## run A
==> flow/design.v (excerpt) <==
module NTT_8point(clock, rst, in_valid, in_ready, x_in, out_valid, y_out);
input clock;
input rst;
input in_valid;
output in_ready;
input [95:0] x_in;
output out_valid;
output [95:0] y_out;
wire [4:0] i, j, N, t, tprev;
wire load, start1, start2, start3, rd_en, wr_en;
wire idx_ack, tw_ack, buf_ack;
wire [4:0] jmod_out, index1, index2;
wire [11:0] u_inp, v_inp, TW_out, x1_out, x2_out;
wire [95:0] mem_flat;
NTT_Controller CON1(clock, rst, in_valid, in_ready, out_valid, load,
                    i, j, N, t, tprev, start1, idx_ack, start2, tw_ack,
                    start3, buf_ack, rd_en, wr_en);
jmod JMOD1(clock, rst, start1, j, t, jmod_out, idx_ack);
index_GEN BUFINDEX1(j, t, i, jmod_out, tprev, index1, index2);
dualPortMemory MEM1(clock, load, x_in, rd_en, wr_en, index1[2:0], index2[2:0],
                    x1_out, x2_out, u_inp, v_inp, mem_flat);
TW_gen TWIDDLE1(clock, rst, start2, j, i, N, tw_ack, TW_out);
BUFunit BUF1(clock, rst, start3, u_inp, v_inp, TW_out, x1_out, x2_out, buf_ack);
assign y_out[12*0 +: 12] = mem_flat[12*0 +: 12];
assign y_out[12*1 +: 12] = mem_flat[12*4 +: 12];
assign y_out[12*2 +: 12] = mem_flat[12*2 +: 12];
assign y_out[12*3 +: 12] = mem_flat[12*6 +: 12];
assign y_out[12*4 +: 12] = mem_flat[12*1 +: 12];
assign y_out[12*5 +: 12] = mem_flat[12*5 +: 12];
assign y_out[12*6 +: 12] = mem_flat[12*3 +: 12];
assign y_out[12*7 +: 12] = mem_flat[12*7 +: 12];
endmodule
Settings: LEC_CHECK=0, ABC_AREA=1, CAP_MARGIN=20, CORE_MARGIN=2, CORE_UTILIZATION=72, CTS_CLUSTER_SIZE=100, PLACE_DENSITY=0.36, SLEW_MARGIN=20, TNS_END_PERCENT=10; clock period 7.21 ns.
run.sh (not shown) runs the stock make flow with config.mk's settings and CLKGATE_MAP_FILE=.
Run A ran in full, but the layout does not pass; the checks complain about setup timing.
--- input diff run A..run B ---
- PLACE_DENSITY: 0.36 -> unset
- ABC_AREA: 1 -> unset
- SLEW_MARGIN: 20 -> 5
- SETUP_SLACK_MARGIN: unset -> 0.52
- CTS_CLUSTER_SIZE: 100 -> 61
- CAP_MARGIN: 20 -> 10
- HOLD_SLACK_MARGIN: unset -> -0.08
- TNS_END_PERCENT: 10 -> unset
- MAX_ROUTING_LAYER: unset -> met4
- the clock period (ns, I/O delays scaled along): 7.21 -> 9.63
## What came out
- STATUS run=run B STAGES=ALL_DONE FINAL_CHECKS=FAILED CAUSE=setup timing
- Between run A and run B, worst hold margin decreased.
- Taking run A over run B, the global-route wire length before repair ratio works out to 1.17.
- Between run B and run A, the chip area in the Yosys report does not differ in any meaningful way.
What run C does differently from run B at the input level:
- MAX_ROUTING_LAYER: met4 -> unset
- HOLD_SLACK_MARGIN: -0.08 -> unset
- CORE_UTILIZATION: 72 -> 57
- ABC_AREA: unset -> 1
- CAP_MARGIN: 10 -> 20
- SETUP_SLACK_MARGIN: 0.52 -> unset
- CTS_CLUSTER_SIZE: 61 -> unset
- SLEW_MARGIN: 5 -> 20
- the clock period (ns, I/O delays scaled along): 9.63 -> 9.18
==> results <==
- In run C the implementation ran to completion but is not tape-out ready, as the final checks report setup timing.
- The lower detail-routed via count per cell of run C and run B is in run C.
- Antenna diode count was lower in run C than in run B.
- In the flow results for run C and run B, the parity-gate share of the synthesized area counting xor and xnor cells is smaller on run C.
- The setup slack of run C is larger than that of run B.
- Diff run B -> run C | total routed wire length on the met1 layer | up by more than 10%
- Relative to run B, die area has increased by about 26% in run C.
- Fmax, run C and run B: lower on run B
### run C -> run D
- CORE_UTILIZATION changed from 57 to 72
- CTS_CLUSTER_SIZE newly set to 40
- CAP_MARGIN changed from 20 to 15
- ABC_AREA removed (was 1)
- the clock period (ns, I/O delays scaled along) changed from 9.18 to 9.71
==> results <==
Although run D finished all stages, its layout failed final checks on setup timing.
Run C finished all stages; however, its layout fails the closing checks, the failures being setup timing.
Looking at global-route wire length before repair across run D and run C, the one that comes out lower is run C.
| number of optimization iterations in the first detailed-route pass | run D vs run C | 3 higher |
[run D] maximum frequency fell about 16% relative to run C
Run D vs. run C: worst hold slack up 0.051 ns, sequential share of the synthesized area shows no meaningful change.
Against run C as the reference, run D delivers a lower placeable core region.
Critical path data required time up 0.48 ns in run D wrt run C
Modified inputs, run E compared to run D
- changing CAP_MARGIN from 15 to 20
- changing CORE_UTILIZATION from 72 to 40
- removing CTS_CLUSTER_SIZE (formerly 40)
- changing the clock period (ns, I/O delays scaled along) from 9.71 to 11.7
Findings:
- Run E completed every stage of the flow, and the final layout passed the timing, design-rule and antenna checks.
- Of run D and run E, the higher area of the chip belongs to run E.
- Run E: pin count of the biggest net entering global routing is about 22% lower than what run D reported.
- Comparing run D and run E, the lower count of placed standard cells including taps was measured on run D.
- Comparing run D and run E, number of logic stages on the critical path including buffering is higher on run D.
- From run D to run E the numbers moved as follows: sequential share of layout area moved up; smallest setup slack after layout moved up.
- On sequential cell count, run D and run E are basically level.
- As of run E, total cell area at the placement stage had fallen slightly compared to run D.
- Die outline height went up by more than a quarter going from run D to run E.
- Looking only at clock-pin slew on the worst setup and hold paths, and setting everything else aside, the lower value of run D and run E goes to run E.

Setup of zinc:
The RTL this note starts from:
==> flow/design.v <==
module modQ(clock, rst, start, inp, done, b_mod_out);
parameter n = 25;
input clock;
input rst;
input start;
input [n-1:0] inp;               
output reg done;
output reg [11:0] b_mod_out;
localparam [n-1:0] Q = 25'd3329;
reg busy;
reg [n-1:0] b;
wire [n-1:0] inp_capture = inp[n-1] == 1'b0 ? inp : ~inp + 1'b1;
reg  [4:0] r_shift;
reg  [9:0] temp_val;
always @(*)
begin
    if(inp_capture <= 25'd6912)
        begin r_shift = 5'd12; temp_val = 10'd2; end
    else if(inp_capture < 25'd51067)
        begin r_shift = 5'd13; temp_val = 10'd3; end
    else if(inp_capture < 25'd1025410)
        begin r_shift = 5'd14; temp_val = 10'd5; end
    else if(inp_capture < 25'd7575243)
        begin r_shift = 5'd15; temp_val = 10'd10; end
    else
        begin r_shift = 5'd19; temp_val = 10'd158; end
end
wire [n-1:0] s_val = (inp_capture >> r_shift) * temp_val;
wire [n-1:0] sQ    = s_val * Q;
wire [n-1:0] b_val = inp[n-1] == 1'b1 ? inp + sQ : inp - sQ;
always @(posedge clock)
begin
    if(rst)
        begin
        busy <= 1'b0;
        done <= 1'b0;
        end
    else
        begin
        done <= 1'b0;
        if(start)
            begin
            b <= b_val;
            busy <= 1'b1;
            end
        else if(busy)
            begin
            if(b[n-1])
                b <= b + Q;
            else if(b >= Q)
                b <= b - Q;
            else
                begin
                b_mod_out <= b[11:0];
                busy <= 1'b0;
                done <= 1'b1;
                end
            end
        end
end
endmodule
module jmod(clock, rst, start, j, t, jmod_out, ack);
parameter n = 4;
input clock;
input rst;
input start;
input [n:0] j;
input [n:0] t;
output reg [n:0] jmod_out;
output reg ack;
reg busy;
reg [n:0] w3;    
always @(posedge clock)
begin
    if(rst)
        begin
        busy <= 1'b0;
        ack <= 1'b0;
        end
    else
        begin
        ack <= 1'b0;
        if(start)
            begin
            w3 <= j - t;
            busy <= 1'b1;
            end
        else if(busy)
            begin
            if(w3[n])
                begin
                jmod_out <= w3 + t;
                busy <= 1'b0;
                ack <= 1'b1;
                end
            else
                w3 <= w3 - t;
            end
        end
end
endmodule
module index_GEN(j, t, i, jmod, tprev, index1, index2);
input [4:0] j;
input [4:0] t;
input [4:0] i;
input [4:0] jmod;
input [4:0] tprev;
output [4:0] index1;
output [4:0] index2;
wire [4:0] w1 = t - j;
wire w5 = w1[3] | ~(|w1);
wire w8 = |(i - 5'd2);
wire [4:0] w10 = w8 ? (jmod + tprev) : (j * 2);
assign index1 = w5 ? w10 : j;
assign index2 = index1 + t;
endmodule
module TW_gen(clock, rst, start, j, i, N, tw_ack, TW_out);
input clock;
input rst;
input start;
input [4:0] j;
input [4:0] i;
input [4:0] N;
output tw_ack;
output [11:0] TW_out;
wire [4:0] sel;
wire sel_ack;
wire [4:0] w1 = j << i;
wire [4:0] w2 = N >> i;
jmod REDC(clock, rst, start, w1, w2, sel, sel_ack);
reg g_busy;
reg g_done;
reg [4:0] count;
reg [15:0] G;
always @(posedge clock)
begin
    if(rst)
        begin
        g_busy <= 1'b0;
        g_done <= 1'b0;
        end
    else
        begin
        g_done <= 1'b0;
        if(sel_ack)
            begin
            G <= 16'd1;
            count <= sel;
            g_busy <= 1'b1;
            end
        else if(g_busy)
            begin
            if(count == 5'd0)
                begin
                g_busy <= 1'b0;
                g_done <= 1'b1;
                end
            else
                begin
                G <= (G << 5) + (G << 3);    
                count <= count - 1'b1;
                end
            end
        end
end
modQ MOD1(clock, rst, g_done, {9'b0, G}, tw_ack, TW_out);
endmodule
module BUFunit(clock, rst, start, u_inp, v_inp, tw_inp, x1_out, x2_out, ack);
parameter n = 25;
input clock;
input rst;
input start;
input [11:0] u_inp;
input [11:0] v_inp;
input [11:0] tw_inp;
output [11:0] x1_out;
output [11:0] x2_out;
output ack;
reg [n-1:0] w1, w3;
reg go;
reg busy, have1, have2;
wire d1, d2;
wire [n-1:0] w2 = {13'b0, u_inp} - {13'b0, v_inp};
always @(posedge clock)
begin
    if(start)
        begin
        w1 <= {13'b0, u_inp} + {13'b0, v_inp};
        w3 <= w2 * {13'b0, tw_inp};
        end
end
modQ MOD1(clock, rst, go, w1, d1, x1_out);
modQ MOD2(clock, rst, go, w3, d2, x2_out);
assign ack = busy & (have1 | d1) & (have2 | d2);
always @(posedge clock)
begin
    if(rst)
        begin
        go <= 1'b0;
        busy <= 1'b0;
        have1 <= 1'b0;
        have2 <= 1'b0;
        end
    else
        begin
        go <= start;
        if(go)
            begin
            busy <= 1'b1;
            have1 <= 1'b0;
            have2 <= 1'b0;
            end
        else if(ack)
            busy <= 1'b0;
        else
            begin
            if(d1) have1 <= 1'b1;
            if(d2) have2 <= 1'b1;
            end
        end
end
endmodule
module dualPortMemory(clock, load, load_data, rd_en, wr_en, addr1, addr2,
                      data_in1, data_in2, data_out1, data_out2, mem_flat);
input clock;
input load;
input [95:0] load_data;
input rd_en;
input wr_en;
input [2:0] addr1;
input [2:0] addr2;
input [11:0] data_in1;
input [11:0] data_in2;
output reg [11:0] data_out1;
output reg [11:0] data_out2;
output [95:0] mem_flat;
reg [11:0] NTT_RAM [0:7];
genvar g;
generate
    for(g = 0; g < 8; g = g + 1)
    begin : flat
        assign mem_flat[12*g +: 12] = NTT_RAM[g];
    end
endgenerate
integer k;
always @(posedge clock)
begin
    if(load)
        begin
        for(k = 0; k < 8; k = k + 1)
            NTT_RAM[k] <= load_data[12*k +: 12];
        end
    else if(wr_en)
        begin
        NTT_RAM[addr1] <= data_in1;
        NTT_RAM[addr2] <= data_in2;
        end
    if(rd_en)
        begin
        data_out1 <= NTT_RAM[addr1];
        data_out2 <= NTT_RAM[addr2];
        end
end
endmodule
module NTT_Controller(clock, rst, in_valid, in_ready, out_valid, load,
                      i, j, N, t, tprev, start1, idx_ack, start2, tw_ack,
                      start3, buf_ack, rd_en, wr_en);
parameter n = 5;
input clock;
input rst;
input in_valid;
output in_ready;
output out_valid;
output load;
output reg [n-1:0] i;
output reg [n-1:0] j;
output [n-1:0] N;
output reg [n-1:0] t;
output reg [n-1:0] tprev;
output start1;
input idx_ack;
output start2;
input tw_ack;
output start3;
input buf_ack;
output rd_en;
output wr_en;
localparam S_IDLE  = 4'b0000;
localparam S_STAGE = 4'b1001;
localparam S_BFLY  = 4'b0001;
localparam S_IDX   = 4'b0010;
localparam S_READ  = 4'b0011;
localparam S_TW    = 4'b0100;
localparam S_BUF   = 4'b0101;
localparam S_WRITE = 4'b0110;
localparam S_NEXT  = 4'b1000;
localparam S_DONE  = 4'b1010;
reg [3:0] state;
assign N         = 5'd8;
assign in_ready  = (state == S_IDLE) | (state == S_DONE);
assign out_valid = (state == S_DONE);
assign load      = in_ready & in_valid;
assign start1    = (state == S_BFLY) & (j < 5'd4);
assign rd_en     = (state == S_READ);
assign start2    = (state == S_READ);
assign start3    = (state == S_TW) & tw_ack;
assign wr_en     = (state == S_WRITE);
always @(posedge clock)
begin
    if(rst)
        state <= S_IDLE;
    else
        case(state)
        S_IDLE, S_DONE:
            if(in_valid)
                begin
                i <= 5'd0;
                j <= 5'd0;
                t <= 5'd4;
                tprev <= 5'd0;
                state <= S_STAGE;
                end
            else
                state <= S_IDLE;
        S_STAGE:
            if(i < 5'd3)
                state <= S_BFLY;
            else
                state <= S_DONE;
        S_BFLY:
            if(j < 5'd4)
                state <= S_IDX;
            else
                state <= S_NEXT;
        S_IDX:
            if(idx_ack)
                state <= S_READ;
        S_READ:
            state <= S_TW;
        S_TW:
            if(tw_ack)
                state <= S_BUF;
        S_BUF:
            if(buf_ack)
                state <= S_WRITE;
        S_WRITE:
            begin
            j <= j + 1'b1;
            state <= S_BFLY;
            end
        S_NEXT:
            begin
            tprev <= t;
            t <= t >> 1;
            i <= i + 1'b1;
            j <= 5'd0;
            state <= S_STAGE;
            end
        default:
            state <= S_IDLE;
        endcase
end
endmodule
module NTT_8point(clock, rst, in_valid, in_ready, x_in, out_valid, y_out);
input clock;
input rst;
input in_valid;
output in_ready;
input [95:0] x_in;
output out_valid;
output [95:0] y_out;
wire [4:0] i, j, N, t, tprev;
wire load, start1, start2, start3, rd_en, wr_en;
wire idx_ack, tw_ack, buf_ack;
wire [4:0] jmod_out, index1, index2;
wire [11:0] u_inp, v_inp, TW_out, x1_out, x2_out;
wire [95:0] mem_flat;
NTT_Controller CON1(clock, rst, in_valid, in_ready, out_valid, load,
                    i, j, N, t, tprev, start1, idx_ack, start2, tw_ack,
                    start3, buf_ack, rd_en, wr_en);
jmod JMOD1(clock, rst, start1, j, t, jmod_out, idx_ack);
index_GEN BUFINDEX1(j, t, i, jmod_out, tprev, index1, index2);
dualPortMemory MEM1(clock, load, x_in, rd_en, wr_en, index1[2:0], index2[2:0],
                    x1_out, x2_out, u_inp, v_inp, mem_flat);
TW_gen TWIDDLE1(clock, rst, start2, j, i, N, tw_ack, TW_out);
BUFunit BUF1(clock, rst, start3, u_inp, v_inp, TW_out, x1_out, x2_out, buf_ack);
assign y_out[12*0 +: 12] = mem_flat[12*0 +: 12];
assign y_out[12*1 +: 12] = mem_flat[12*4 +: 12];
assign y_out[12*2 +: 12] = mem_flat[12*2 +: 12];
assign y_out[12*3 +: 12] = mem_flat[12*6 +: 12];
assign y_out[12*4 +: 12] = mem_flat[12*1 +: 12];
assign y_out[12*5 +: 12] = mem_flat[12*5 +: 12];
assign y_out[12*6 +: 12] = mem_flat[12*3 +: 12];
assign y_out[12*7 +: 12] = mem_flat[12*7 +: 12];
endmodule
make LEC_CHECK=0 CAP_MARGIN=20 CELL_PAD_IN_SITES_DETAIL_PLACEMENT=1 CELL_PAD_IN_SITES_GLOBAL_PLACEMENT=3 CORE_ASPECT_RATIO=1.51 CORE_MARGIN=2 CORE_UTILIZATION=40 CTS_CLUSTER_SIZE=18 GPL_TIMING_DRIVEN=0 HOLD_SLACK_MARGIN=-0.01 MAX_ROUTING_LAYER=met4 MIN_ROUTING_LAYER=met2 SETUP_SLACK_MARGIN=2.29 SLEW_MARGIN=20 TNS_END_PERCENT=50 finish   # period 12.0 ns
Although it ran to completion, zinc produced a layout that fails the final checks because of negative setup slack.
## Diff of input files: amber against zinc
Settings: a change of HOLD_SLACK_MARGIN from -0.01 to -0.08; a change of CORE_UTILIZATION from 40 to 72; a deleted CELL_PAD_IN_SITES_GLOBAL_PLACEMENT that had been 3; a deleted TNS_END_PERCENT that had been 50; a change of SLEW_MARGIN from 20 to 35; a change of CAP_MARGIN from 20 to 10; a deleted CELL_PAD_IN_SITES_DETAIL_PLACEMENT that had been 1; a deleted CORE_ASPECT_RATIO that had been 1.51; a deleted MIN_ROUTING_LAYER that had been met2; a change of CTS_CLUSTER_SIZE from 18 to 61; a change of SETUP_SLACK_MARGIN from 2.29 to 1.34; a deleted GPL_TIMING_DRIVEN that had been 0; a change of the clock period (ns, I/O delays scaled along) from 12.0 to 9.63.
Findings:
amber had finished all stages when the layout checks came back failing, citing negative setup slack. amber has less setup slack than zinc. amber vs zinc on first-pass GRT wire length: amber is the lower one. Post-layout period usage of the worst path is higher on amber. The sum of routed wire segments on met1 of amber is higher than that of zinc. Number of non-clock buffers in the layout: higher on zinc. amber against zinc: instance count after placement with tap cells included now smaller.
Input changes introduced in onyx (baseline for comparison: amber):
Settings: a change of CTS_CLUSTER_SIZE from 61 to 97; a deleted MAX_ROUTING_LAYER that had been met4; a deleted HOLD_SLACK_MARGIN that had been -0.08; a change of CAP_MARGIN from 10 to 20; a change of SLEW_MARGIN from 35 to 20; a deleted SETUP_SLACK_MARGIN that had been 1.34; a change of CORE_UTILIZATION from 72 to 57; a change of the clock period (ns, I/O delays scaled along) from 9.63 to 11.2.
Findings:
- onyx finished all stages; however, its layout fails the closing checks, the failures being negative setup slack.
- Share of the clock period used by the worst path after layout: onyx vs amber down 19 points
- What onyx reported for non-clock buffer instance count of the final layout has to be multiplied by 1.4 to get the figure for amber.
- Cmp onyx vs amber: via count of the first global-routing pass lower in onyx
- Diff amber -> onyx | critical path depth | down by more than 10%
Relative to onyx, the following input files were edited for maple:
Settings: putting SETUP_SLACK_MARGIN at 2.29 where nothing was set; clearing CTS_CLUSTER_SIZE, which used to be 97; putting MIN_ROUTING_LAYER at met2 where nothing was set; swapping 57 for 40 in CORE_UTILIZATION; swapping 11.2 for 12.0 in the clock period (ns, I/O delays scaled along).
Results
Summary of onyx and maple: one run falls short of a clean finish, namely onyx.
STATUS run=onyx STAGES=ALL_DONE FINAL_CHECKS=FAILED CAUSE=negative setup slack
Between onyx and maple, the remaining antenna violation count does not differ in any meaningful way.
Changes observed in maple relative to onyx: average wire length per cell after detail routing grew by 0.10 um; hold slack went up; design area now sits higher.
The final cell count in maple was higher than what onyx gave.
Ratio of routed vias to standard cells was lower in the run labelled onyx.
maple vs. onyx: fraction of the core area covered by cells at the end of the flow went down by 19 points.
